==> trial 5: inputs <==
Design ICMS, start of the top module:
module ICMS(
    input CLK,
    input RST,
    input radar_echo,
    input scan_for_target,
    input [31:0] jet_speed,
    input [31:0] max_safe_distance,
    input [5:0] wind,
    input thunderstorm,
    input [1:0] visibility,
    input signed [7:0] temperature,
    output radar_pulse_trigger,
    output [31:0] distance_to_target,
    output safe_to_engage,
    output threat_detected,
    output emergency_landing_alert,
    output [1:0] ECSU_state,  
    output [1:0] ARTAU_state
);
   wire severe_weather;
   ARTAU artau_inst (
       .radar_echo(radar_echo),
       .scan_for_target(scan_for_target),
       .jet_speed(jet_speed),
       .max_safe_distance(max_safe_distance),
       .RST(RST),
       .CLK(CLK),
       .radar_pulse_trigger(radar_pulse_trigger),
       .distance_to_target(distance_to_target),
       .threat_detected(threat_detected),
       .ARTAU_state(ARTAU_state)
   );
   ECSU ecsu_inst (
       .CLK(CLK),
       .RST(RST),
       .thunderstorm(thunderstorm),
       .wind(wind),
       .visibility(visibility),
       .temperature(temperature),
       .severe_weather(severe_weather),
       .emergency_landing_alert(emergency_landing_alert),
       .ECSU_state(ECSU_state)
   );
   assign safe_to_engage = (threat_detected) && (!severe_weather);
endmodule
clock: 30.0 ns
lec_check: 0
abc_area: 0
cap_margin: 20
cell_pad_in_sites_global_placement: 1
core_aspect_ratio: 0.5
core_margin: 2
core_utilization: 40
cts_cluster_diameter: 103
cts_cluster_size: 99
slew_margin: 20
run.sh (not shown) runs the stock make flow with config.mk's settings and CLKGATE_MAP_FILE=.
==> build 62 (differences from trial 5) <==
- ABC_AREA: 0 -> not set
- CELL_PAD_IN_SITES_GLOBAL_PLACEMENT: 1 -> not set
- CORE_ASPECT_RATIO: 0.5 -> not set
- CORE_UTILIZATION: 40 -> 72
- CTS_CLUSTER_DIAMETER: 103 -> not set
- CTS_CLUSTER_SIZE: 99 -> 40
- PLACE_DENSITY_LB_ADDON: not set -> 0.26
==> flow/constraint.sdc (replaced) <==
create_clock -name core_clock -period 24.4 [get_ports {CLK}]
set_input_delay 4.8800 -clock core_clock [delete_from_list [all_inputs] [get_ports {CLK}]]
set_output_delay 4.8800 -clock core_clock [all_outputs]
set_load 0.01 [all_outputs]
==> results <==
	trial 5	build 62
Status	timing/DRC/antenna clean	did not finish
Stage where the flow stopped	-	clock tree synthesis
Synth top cell by count	sky130_fd_sc_hd__ha_1	sky130_fd_sc_hd__ha_1
Mean area per synthesized cell	8.00 um^2	8.00 um^2
Placement Cell Area	27,400 um^2	32,500 um^2
Weighted congestion reported at the end of routability-driven placement	0.895	1.10
Synth Area in Simple Gates	19.7%	19.7%
Inst Count DP	4,047	4,316
Placeable core region	61,100 um^2	33,700 um^2
Share of the core filled by cells before placement	40.4%	73.3%
Die x size	355 um	189 um
Vertical die dimension	180 um	189 um
Area of the chip	63,900 um^2	35,800 um^2
Post-detail-place hpwl	63,600 um	95,600 um
Number of flops mapped to enable cells by yosys	31	31
Most used flip-flop cell	sky130_fd_sc_hd__dfrtp_1	sky130_fd_sc_hd__dfrtp_1
Count of port buffers added during placement	123	123
Worst Setup Slack post-DPL	-79.7 ps	-3950 ps
Number of placement rows	64	67
Total cell area reported by yosys after synthesis	24,700 um^2	24,700 um^2

* * *

==> inputs of run E <==
Starting RTL as in the previous note.
clock: 30.4 ns
lec_check: 0
cap_margin: 5
core_margin: 2
core_utilization: 71
cts_cluster_diameter: 28
cts_cluster_size: 73
setup_slack_margin: 5.0
slew_margin: 20
==> run Y: changes against run E <==
Settings changed: ABC_AREA set to 1, CAP_MARGIN 5 to 40, CORE_UTILIZATION 71 to 72, CTS_CLUSTER_DIAMETER 28 to not set, CTS_CLUSTER_SIZE 73 to 70, SETUP_SLACK_MARGIN 5.0 to 0.3.
==> flow/constraint.sdc (replaced) <==
create_clock -name core_clock -period 11.6 [get_ports {CLK}]
set_input_delay 2.3200 -clock core_clock [delete_from_list [all_inputs] [get_ports {CLK}]]
set_output_delay 2.3200 -clock core_clock [all_outputs]
set_load 0.01 [all_outputs]
==> flow_metrics.tcl <==
# yosys + openroad results
set metrics [dict create \
    outcome "stopped before the end" \
    lastStage "clock tree synthesis (4_1_cts)" \
    error_line "[ERROR DPL-0033] detailed placement checks failed during check placement." \
    routabilityCongestion 1.01 \
    core_um2 32500 \
    yosys_area_um2 23700 \
    core_util_floorplan_pct 73.1 \
    seq_area_frac_synth_pct 12.3 \
    dieArea_um2 34400 \
    area_leaders "ha_1 17%, nand2_1 12%, inv_1 9.2%" \
    syn_area_um2 23700 \
    synthTopLogicFamily "simple AND/OR/NAND/NOR gates" \
    placed_area_um2 29600 \
    common_cells "760 x nand2_1, 584 x inv_1, 313 x ha_1, 252 x nand3_1, 186 x nand2_2" \
]
The numbers above come from run Y.

==> flow_metrics.tcl <==
# yosys + openroad results
set metrics [dict create \
    dieArea_um2 36300 \
    dp.cells 3586 \
    outcome "stopped before the end" \
    synthTopLogicFamily "AND-OR/OR-AND gates" \
    core_um2 34400 \
    groute.layer.met2.usage_pct 108 \
    lastStage "global routing (5_1_grt)" \
    syn_area_um2 24700 \
    dp_hpwl_mm 62.0 \
    routabilityCongestion 1.05 \
    ys_sh_mux_pct 4.08 \
    ys_types 149 \
    error_line "[ERROR GRT-0232] Routing congestion too high. Check the congestion heatmap in the GUI." \
    area_leaders "ha_1 16%, dfrtp_1 8.0%, fa_1 6.2%" \
    seq_area_frac_synth_pct 11.8 \
    placed_area_um2 26900 \
    edf_count 31 \
    common_cells "313 x ha_1, 303 x nand2_1, 272 x inv_1, 227 x a21oi_1, 166 x nor2_1" \
    yosys_area_um2 24700 \
    core_util_floorplan_pct 71.9 \
]
The numbers above come from run E.


* * *

==> job 1196: inputs <==
ICMS again, from the RTL that the note above started with.
==> flow/config.mk <==
export PLATFORM = sky130hd
export DESIGN_NAME = ICMS
export DESIGN_NICKNAME = ICMS
export VERILOG_FILES = /design/flow/design.v
export SDC_FILE = /design/flow/constraint.sdc
export NUM_CORES = 4
export LEC_CHECK = 0
export ABC_AREA = 1
export CAP_MARGIN = 0
export CORE_MARGIN = 2
export CORE_UTILIZATION = 71
export CTS_CLUSTER_DIAMETER = 395
export CTS_CLUSTER_SIZE = 33
export HOLD_SLACK_MARGIN = -0.1
export SLEW_MARGIN = 20
==> flow/constraint.sdc <==
create_clock -name core_clock -period 19.6 [get_ports {CLK}]
set_input_delay 3.9200 -clock core_clock [delete_from_list [all_inputs] [get_ports {CLK}]]
set_output_delay 3.9200 -clock core_clock [all_outputs]
set_load 0.01 [all_outputs]
==> job 1669: changes against job 1196 <==
==> flow/config.mk (replaced) <==
export PLATFORM = sky130hd
export DESIGN_NAME = ICMS
export DESIGN_NICKNAME = ICMS
export VERILOG_FILES = /design/flow/design.v
export SDC_FILE = /design/flow/constraint.sdc
export NUM_CORES = 4
export LEC_CHECK = 0
export CAP_MARGIN = 20
export CORE_MARGIN = 2
export CORE_UTILIZATION = 71
export CTS_CLUSTER_SIZE = 33
export SLEW_MARGIN = 20
==> flow/constraint.sdc (replaced) <==
create_clock -name core_clock -period 25.8 [get_ports {CLK}]
set_input_delay 5.1600 -clock core_clock [delete_from_list [all_inputs] [get_ports {CLK}]]
set_output_delay 5.1600 -clock core_clock [all_outputs]
set_load 0.01 [all_outputs]
==> job 6876: changes against job 1196 <==
==> flow/config.mk (replaced) <==
export PLATFORM = sky130hd
export DESIGN_NAME = ICMS
export DESIGN_NICKNAME = ICMS
export VERILOG_FILES = /design/flow/design.v
export SDC_FILE = /design/flow/constraint.sdc
export NUM_CORES = 4
export LEC_CHECK = 0
export ABC_AREA = 1
export CAP_MARGIN = 40
export CORE_MARGIN = 2
export CORE_UTILIZATION = 72
export CTS_CLUSTER_SIZE = 95
export PLACE_DENSITY = 0.42
export SETUP_SLACK_MARGIN = 5.0
export SLEW_MARGIN = 20
export TNS_END_PERCENT = 20
==> flow/constraint.sdc (replaced) <==
create_clock -name core_clock -period 24.6 [get_ports {CLK}]
set_input_delay 4.9200 -clock core_clock [delete_from_list [all_inputs] [get_ports {CLK}]]
set_output_delay 4.9200 -clock core_clock [all_outputs]
set_load 0.01 [all_outputs]
==> job 4244: changes against job 1196 <==
==> flow/config.mk (replaced) <==
export PLATFORM = sky130hd
export DESIGN_NAME = ICMS
export DESIGN_NICKNAME = ICMS
export VERILOG_FILES = /design/flow/design.v
export SDC_FILE = /design/flow/constraint.sdc
export NUM_CORES = 4
export LEC_CHECK = 0
export CAP_MARGIN = 20
export CORE_MARGIN = 2
export CORE_UTILIZATION = 58
export SLEW_MARGIN = 20
export TNS_END_PERCENT = 5
==> flow/constraint.sdc (replaced) <==
create_clock -name core_clock -period 23.5 [get_ports {CLK}]
set_input_delay 4.7000 -clock core_clock [delete_from_list [all_inputs] [get_ports {CLK}]]
set_output_delay 4.7000 -clock core_clock [all_outputs]
set_load 0.01 [all_outputs]
==> comparison table <==
                                                                                             job 4244        job 1196                    job 1669                    job 6876
Top fanout value on the critical path                                                              10               -                          11                          11
Number of vias per cell after detailed routing                                                   6.28               -                        8.21                        6.21
Final hold vios                                                                                     0               -                           0                           0
Post-synthesis to final-layout area growth                                                      38.7%               -                       30.2%                       20.7%
Worst r2r src                                                              artau_inst.elapsed_time[5]               -  artau_inst.elapsed_time[5]  artau_inst.elapsed_time[4]
Number of warning messages in the logs                                                             58               -                          56                          58
Cell class ranked first by area                                                           logic gates               -                 logic gates                 logic gates
Count of nets after finishing                                                                    4469               -                        4030                        4192
Synthesized area                                                                          24700 sq um     23700 sq um                 24700 sq um                 23700 sq um
Run status                                                                            failed layout checks  did not finish             failed layout checks    timing/DRC/antenna clean
Stage where the flow stopped                                                                        -         5_1_grt                           -                           -
Layout check failures                                                            negative setup slack               -        negative setup slack                           -
Logic area                                                                                21500 sq um               -                 22700 sq um                 19800 sq um
Total half-perimeter wirelength after legalization and detailed placement                    69900 um        59400 um                    62100 um                    51600 um
Area share of and/or/nand/nor cells after synthesis                                             19.7%           37.4%                       19.7%                       37.4%
Placed Cells incl. Taps                                                                          4487            4435                        3847                        3991
Worst Setup End Kind                                                                        flip-flop               -                   flip-flop                   flip-flop
Routed wirelength normalized by instance count                                                18.7 um               -                     29.0 um                     19.0 um
Kind of start point of the critical path                                                    flip-flop               -                   flip-flop                   flip-flop
Diodes inserted                                                                                     1               -                           4                           1
Final-layout non-clock buffer area share                                                        22.8%               -                       14.4%                       8.89%
Residual DRC                                                                                        0               -                           0                           0
Proportion of synthesized chip area in sequential cells                                         11.8%           12.3%                       11.8%                       12.3%

* * *

==> inputs of delta <==
Starting RTL as in the previous note.
Settings: LEC_CHECK=0, CAP_MARGIN=20, CELL_PAD_IN_SITES_GLOBAL_PLACEMENT=3, CORE_ASPECT_RATIO=1.54, CORE_MARGIN=2, CORE_UTILIZATION=40, CTS_CLUSTER_DIAMETER=171, GPL_ROUTABILITY_DRIVEN=0, HOLD_SLACK_MARGIN=-0.05, SETUP_SLACK_MARGIN=4.19, SLEW_MARGIN=20; clock period 30.0 ns.
==> quartz: changes against delta <==
Settings changed: CELL_PAD_IN_SITES_GLOBAL_PLACEMENT 3 to not set, CORE_ASPECT_RATIO 1.54 to not set, CORE_UTILIZATION 40 to 58, CTS_CLUSTER_DIAMETER 171 to not set, GPL_ROUTABILITY_DRIVEN 0 to not set, HOLD_SLACK_MARGIN -0.05 to not set, SETUP_SLACK_MARGIN 4.19 to not set, TNS_END_PERCENT set to 5.
==> flow/constraint.sdc (replaced) <==
create_clock -name core_clock -period 19.1 [get_ports {CLK}]
set_input_delay 3.8200 -clock core_clock [delete_from_list [all_inputs] [get_ports {CLK}]]
set_output_delay 3.8200 -clock core_clock [all_outputs]
set_load 0.01 [all_outputs]
==> notes.md <==
Implementation status.

- The final setup violation count is 10.
- The flow ran to the end, but the layout failed its checks.
- The worst-case setup margin in the final layout is -7150 ps.
- The report lists the violated layout checks as negative setup slack.
- The post-placement cell area is 33,300 sq um.
the above is filed under quartz

==> notes.md <==
Implementation status.

- The inverter count of the layout excluding clock inverters is between 200 and 300.
- The post-placement cell area is about 27,000 sq um.
- The flow ran to the end and the layout has no timing, DRC or antenna violations.
- The last timing report of the flow puts the setup violation total at 0.
- Once routing completed, OpenROAD measured the worst setup slack at approximately 3700 ps.
- The tightest hold path in the finished design has a slack of between 400 and 500 ps.
- The number of fill cells is around 5.9k.
the above is filed under delta


* * *

==> run P: inputs <==
ICMS again, from the RTL that the note above started with.
export LEC_CHECK = 0
export ABC_AREA = 1
export CAP_MARGIN = 20
export CORE_ASPECT_RATIO = 0.5
export CORE_MARGIN = 2
export CORE_UTILIZATION = 72
export CTS_CLUSTER_DIAMETER = 396
export CTS_CLUSTER_SIZE = 97
export PLACE_DENSITY = 0.4
export SETUP_SLACK_MARGIN = 3.39
export SLEW_MARGIN = 20
export TNS_END_PERCENT = 5
create_clock -name core_clock -period 11.2 [get_ports {CLK}]
==> run B: changes against run P <==
==> flow/config.mk (replaced) <==
export PLATFORM = sky130hd
export DESIGN_NAME = ICMS
export DESIGN_NICKNAME = ICMS
export VERILOG_FILES = /design/flow/design.v
export SDC_FILE = /design/flow/constraint.sdc
export NUM_CORES = 4
export LEC_CHECK = 0
export CAP_MARGIN = 20
export CORE_MARGIN = 2
export CORE_UTILIZATION = 40
export SLEW_MARGIN = 20
==> flow/constraint.sdc (replaced) <==
create_clock -name core_clock -period 29.0 [get_ports {CLK}]
set_input_delay 5.8000 -clock core_clock [delete_from_list [all_inputs] [get_ports {CLK}]]
set_output_delay 5.8000 -clock core_clock [all_outputs]
set_load 0.01 [all_outputs]
==> notes.md <==
yosys + openroad results -> status aborted with a tool error, Fail Step 5_1_grt, First Err [ERROR GRT-0116] Global routing finished with congestion. Check the congestion regions in the DRC Viewer., Avg Cell Area, Syn 6.88 um2, Synth Seq Share 12.3%, PostCTS Resize Cnt 210, FP Util 74.0%, met1 Track Usage GR 84.4%, met3 GRT Util 79.5%, Final Wtd Congestion 1.00, YS chip area 23700 um2, Logic family by area simple AND/OR/NAND/NOR gates, AND/OR/NAND/NOR Cells, Area Fraction 37.4%
(the above is from run P)
==> notes.md <==
yosys + openroad results -> AND/OR/NAND/NOR Cells, Area Fraction 19.7%, FP Util 40.3%, Final Wtd Congestion 0.912, Synth Seq Share 11.8%, Logic family by area AND-OR/OR-AND gates, met1 Track Usage GR 31.5%, met3 GRT Util 1.97%, PostCTS Resize Cnt 2, status timing/DRC/antenna clean, Avg Cell Area, Syn 8.00 um2
(the above is from run B)

* * *

==> 02-17: inputs <==
==> flow/design.v <==
`timescale 1us / 1ps
module ARTAU(
    input radar_echo,
    input scan_for_target,
    input [31:0] jet_speed,
    input [31:0] max_safe_distance,
    input RST,
    input CLK,
    output reg radar_pulse_trigger,
    output reg [31:0] distance_to_target,
    output reg threat_detected,
    output reg [1:0] ARTAU_state
);
reg [31:0] distance1;   
reg [31:0] distance2;   
reg [11:0] elapsed_time;   
reg have_prev;          
parameter c0 = 300000000;   
parameter radar_pulse_duration = 300;   
parameter max_listen_time = 2000;   
parameter assess_timeout = 3000;   
wire [40:0] echo_product = c0 * elapsed_time;
wire [40:0] echo_distance = echo_product / 2000;
wire [11:0] elapsed_ms = elapsed_time / 1000;
wire [44:0] predicted_distance = distance2 + jet_speed * elapsed_ms;
always @(posedge CLK or posedge RST) begin
    if (RST) begin
        ARTAU_state <= 2'b00;   
        radar_pulse_trigger <= 0;
        distance_to_target <= 0;
        threat_detected <= 0;
        distance1 <= 0;
        elapsed_time <= 0;
        have_prev <= 0;
    end else begin
        case (ARTAU_state)
            2'b00:   
                if (scan_for_target) begin
                    radar_pulse_trigger <= 1;
                    ARTAU_state <= 2'b01;   
                end
            2'b01:   
                if (elapsed_time < radar_pulse_duration) begin
                    radar_pulse_trigger <= 1;
                    elapsed_time <= elapsed_time + 100;   
                end else begin
                    radar_pulse_trigger <= 0;
                    elapsed_time <= 0;
                    ARTAU_state <= 2'b10;   
                end
            2'b10:   
                if (elapsed_time < max_listen_time) begin
                    if (radar_echo) begin
                        distance1 <= distance2;
                        distance2 <= echo_distance[31:0];
                        elapsed_time <= 0;
                        if (have_prev) begin
                            ARTAU_state <= 2'b11;   
                        end else begin
                            have_prev <= 1;
                            radar_pulse_trigger <= 1;
                            ARTAU_state <= 2'b01;   
                        end
                    end else begin
                        elapsed_time <= elapsed_time + 100;
                    end
                end else begin
                    ARTAU_state <= 2'b00;
                    radar_pulse_trigger <= 0;
                    distance_to_target <= 0;
                    threat_detected <= 0;
                    elapsed_time <= 0;
                    have_prev <= 0;
                end
            2'b11:   
                if (elapsed_time < assess_timeout) begin
                    distance_to_target <= distance2;
                    threat_detected <= (predicted_distance < distance1) && distance2 < max_safe_distance;
                    if (scan_for_target) begin
                        radar_pulse_trigger <= 1;
                        elapsed_time <= 0;
                        ARTAU_state <= 2'b01;   
                    end else begin
                        elapsed_time <= elapsed_time + 100;
                    end
                end else begin
                    ARTAU_state <= 2'b00;
                    radar_pulse_trigger <= 0;
                    distance_to_target <= 0;
                    threat_detected <= 0;
                    elapsed_time <= 0;
                    have_prev <= 0;
                end
        endcase
    end
end
endmodule
module ECSU(
    input CLK,
    input RST,
    input thunderstorm,
    input [5:0] wind,
    input [1:0] visibility,
    input signed [7:0] temperature,
    output reg severe_weather,
    output reg emergency_landing_alert,
    output reg [1:0] ECSU_state
);
    parameter ALL_CLEAR = 2'b00;
    parameter CAUTION = 2'b01;
    parameter HIGH_ALERT = 2'b10;
    parameter EMERGENCY = 2'b11;
    reg [1:0] current_state, next_state;
    always @(posedge CLK or posedge RST) begin
        if (RST) begin
            current_state <= ALL_CLEAR;
        end else begin
            current_state <= next_state;
        end
    end
    always @(*) begin
        severe_weather = (current_state == HIGH_ALERT) || (current_state == EMERGENCY);
        emergency_landing_alert = (current_state == EMERGENCY);
        ECSU_state = current_state;
    end
    always @(*) begin
        next_state = current_state;
        case (current_state)
            ALL_CLEAR: begin
                if (wind >= 11 && wind <= 15)  
                    next_state = CAUTION;
                else if (visibility == 2'b01)  
                    next_state = CAUTION;
                else if (thunderstorm || wind > 15 || temperature > 35 || temperature < -35 || visibility == 2'b11) begin
                    next_state = HIGH_ALERT;
                end
            end
            CAUTION: begin
                if (wind <= 10 && visibility == 2'b00)  
                    next_state = ALL_CLEAR;
                else if (thunderstorm || wind > 15 || temperature > 35 || temperature < -35 || visibility == 2'b11) begin
                    next_state = HIGH_ALERT;
                end
            end
            HIGH_ALERT: begin
                if (temperature < -40 || temperature > 40 || wind > 20) begin
                    next_state = EMERGENCY;
                end else if (!thunderstorm && wind <= 10 && temperature >= -35 && temperature <= 35 && visibility != 2'b11) begin
                    next_state = CAUTION;
                end
            end
            EMERGENCY: begin
            end
        endcase
    end
endmodule
`timescale 1us / 1ps
module ICMS(
    input CLK,
    input RST,
    input radar_echo,
    input scan_for_target,
    input [31:0] jet_speed,
    input [31:0] max_safe_distance,
    input [5:0] wind,
    input thunderstorm,
    input [1:0] visibility,
    input signed [7:0] temperature,
    output radar_pulse_trigger,
    output [31:0] distance_to_target,
    output safe_to_engage,
    output threat_detected,
    output emergency_landing_alert,
    output [1:0] ECSU_state,  
    output [1:0] ARTAU_state
);
   wire severe_weather;
   ARTAU artau_inst (
       .radar_echo(radar_echo),
       .scan_for_target(scan_for_target),
       .jet_speed(jet_speed),
       .max_safe_distance(max_safe_distance),
       .RST(RST),
       .CLK(CLK),
       .radar_pulse_trigger(radar_pulse_trigger),
       .distance_to_target(distance_to_target),
       .threat_detected(threat_detected),
       .ARTAU_state(ARTAU_state)
   );
   ECSU ecsu_inst (
       .CLK(CLK),
       .RST(RST),
       .thunderstorm(thunderstorm),
       .wind(wind),
       .visibility(visibility),
       .temperature(temperature),
       .severe_weather(severe_weather),
       .emergency_landing_alert(emergency_landing_alert),
       .ECSU_state(ECSU_state)
   );
   assign safe_to_engage = (threat_detected) && (!severe_weather);
endmodule
==> flow/run.sh <==
#!/bin/bash
# the make line also repeats each setting of config.mk as NAME=value (left out here)
make -C /OpenROAD-flow-scripts/flow DESIGN_CONFIG=/design/flow/config.mk WORK_HOME=/design/flow/orfs CLKGATE_MAP_FILE= finish
==> flow/config.mk <==
export PLATFORM = sky130hd
export DESIGN_NAME = ICMS
export DESIGN_NICKNAME = ICMS
export VERILOG_FILES = /design/flow/design.v
export SDC_FILE = /design/flow/constraint.sdc
export NUM_CORES = 4
export LEC_CHECK = 0
export ABC_AREA = 1
export CAP_MARGIN = 40
export CORE_MARGIN = 2
export CORE_UTILIZATION = 72
export CTS_CLUSTER_DIAMETER = 397
export CTS_CLUSTER_SIZE = 16
export PLACE_DENSITY = 0.35
export SETUP_SLACK_MARGIN = 3.0
export SLEW_MARGIN = 20
==> flow/constraint.sdc <==
create_clock -name core_clock -period 11.6 [get_ports {CLK}]
set_input_delay 2.3200 -clock core_clock [delete_from_list [all_inputs] [get_ports {CLK}]]
set_output_delay 2.3200 -clock core_clock [all_outputs]
set_load 0.01 [all_outputs]
==> 06-19 (differences from 02-17) <==
CAP_MARGIN = 5   (was 40)
CORE_UTILIZATION = 71   (was 72)
CTS_CLUSTER_DIAMETER = 393   (was 397)
CTS_CLUSTER_SIZE = 33   (was 16)
HOLD_SLACK_MARGIN = -0.1   (was default)
PLACE_DENSITY = default   (was 0.35)
SETUP_SLACK_MARGIN = default   (was 3.0)
==> flow/constraint.sdc (replaced) <==
create_clock -name core_clock -period 19.6 [get_ports {CLK}]
set_input_delay 3.9200 -clock core_clock [delete_from_list [all_inputs] [get_ports {CLK}]]
set_output_delay 3.9200 -clock core_clock [all_outputs]
set_load 0.01 [all_outputs]
==> 03-23 (differences from 02-17) <==
ABC_AREA = default   (was 1)
CAP_MARGIN = 20   (was 40)
CORE_UTILIZATION = 58   (was 72)
CTS_CLUSTER_DIAMETER = default   (was 397)
CTS_CLUSTER_SIZE = default   (was 16)
PLACE_DENSITY = default   (was 0.35)
SETUP_SLACK_MARGIN = default   (was 3.0)
==> flow/constraint.sdc (replaced) <==
create_clock -name core_clock -period 24.4 [get_ports {CLK}]
set_input_delay 4.8800 -clock core_clock [delete_from_list [all_inputs] [get_ports {CLK}]]
set_output_delay 4.8800 -clock core_clock [all_outputs]
set_load 0.01 [all_outputs]
==> qor summary <==
item                                                         03-23                           02-17                     06-19
Post-synth seq share                                         0.118                           0.123                     0.123
Horizontal die size                                         210 um                          185 um                    187 um
Post-Syn Area per Cell                                  8.00 sq um                      6.88 sq um                6.88 sq um
Floorplan die height                                        210 um                          185 um                    187 um
Simple-gate share of the synthesized area                    0.197                           0.374                     0.374
Std-Cell Rows                                                   75                              66                        66
Inst Count DP                                                 4454                            4469                      4435
Total clock buffers created by CTS                               9                               -                         9
Total cell area reported by yosys after synthesis     0.0247 sq mm                    0.0237 sq mm              0.0237 sq mm
Yosys aoi share                                              0.298                           0.106                     0.106
Number of hold buffers added after cts                           0                               -                         0
Clock tree root driver cell                              clkbuf_16                               -                 clkbuf_16
Cell Type Count                                                149                              77                        77
Adder-cell area share of the yosys netlist                   0.222                           0.230                     0.230
Worst-case clock buffer depth                                    2                               -                         2
Yosys top cell by instances                                   ha_1                         nand2_1                   nand2_1
Number of H-tree branching levels                                3                               -                         3
Outcome                                            failed layout checks             did not finish            did not finish
Failing step                                                     -  clock tree synthesis (4_1_cts)  global routing (5_1_grt)
Violated checks                                       setup timing                               -                         -
Std-Cell Core Area                                    0.0420 sq mm                    0.0325 sq mm              0.0327 sq mm
Synth top area share                                         0.158                           0.165                     0.165
Instance count of the mapped netlist                          3088                            3448                      3448
Multiplexer share of the synthesized area                   0.0408                               0                         0
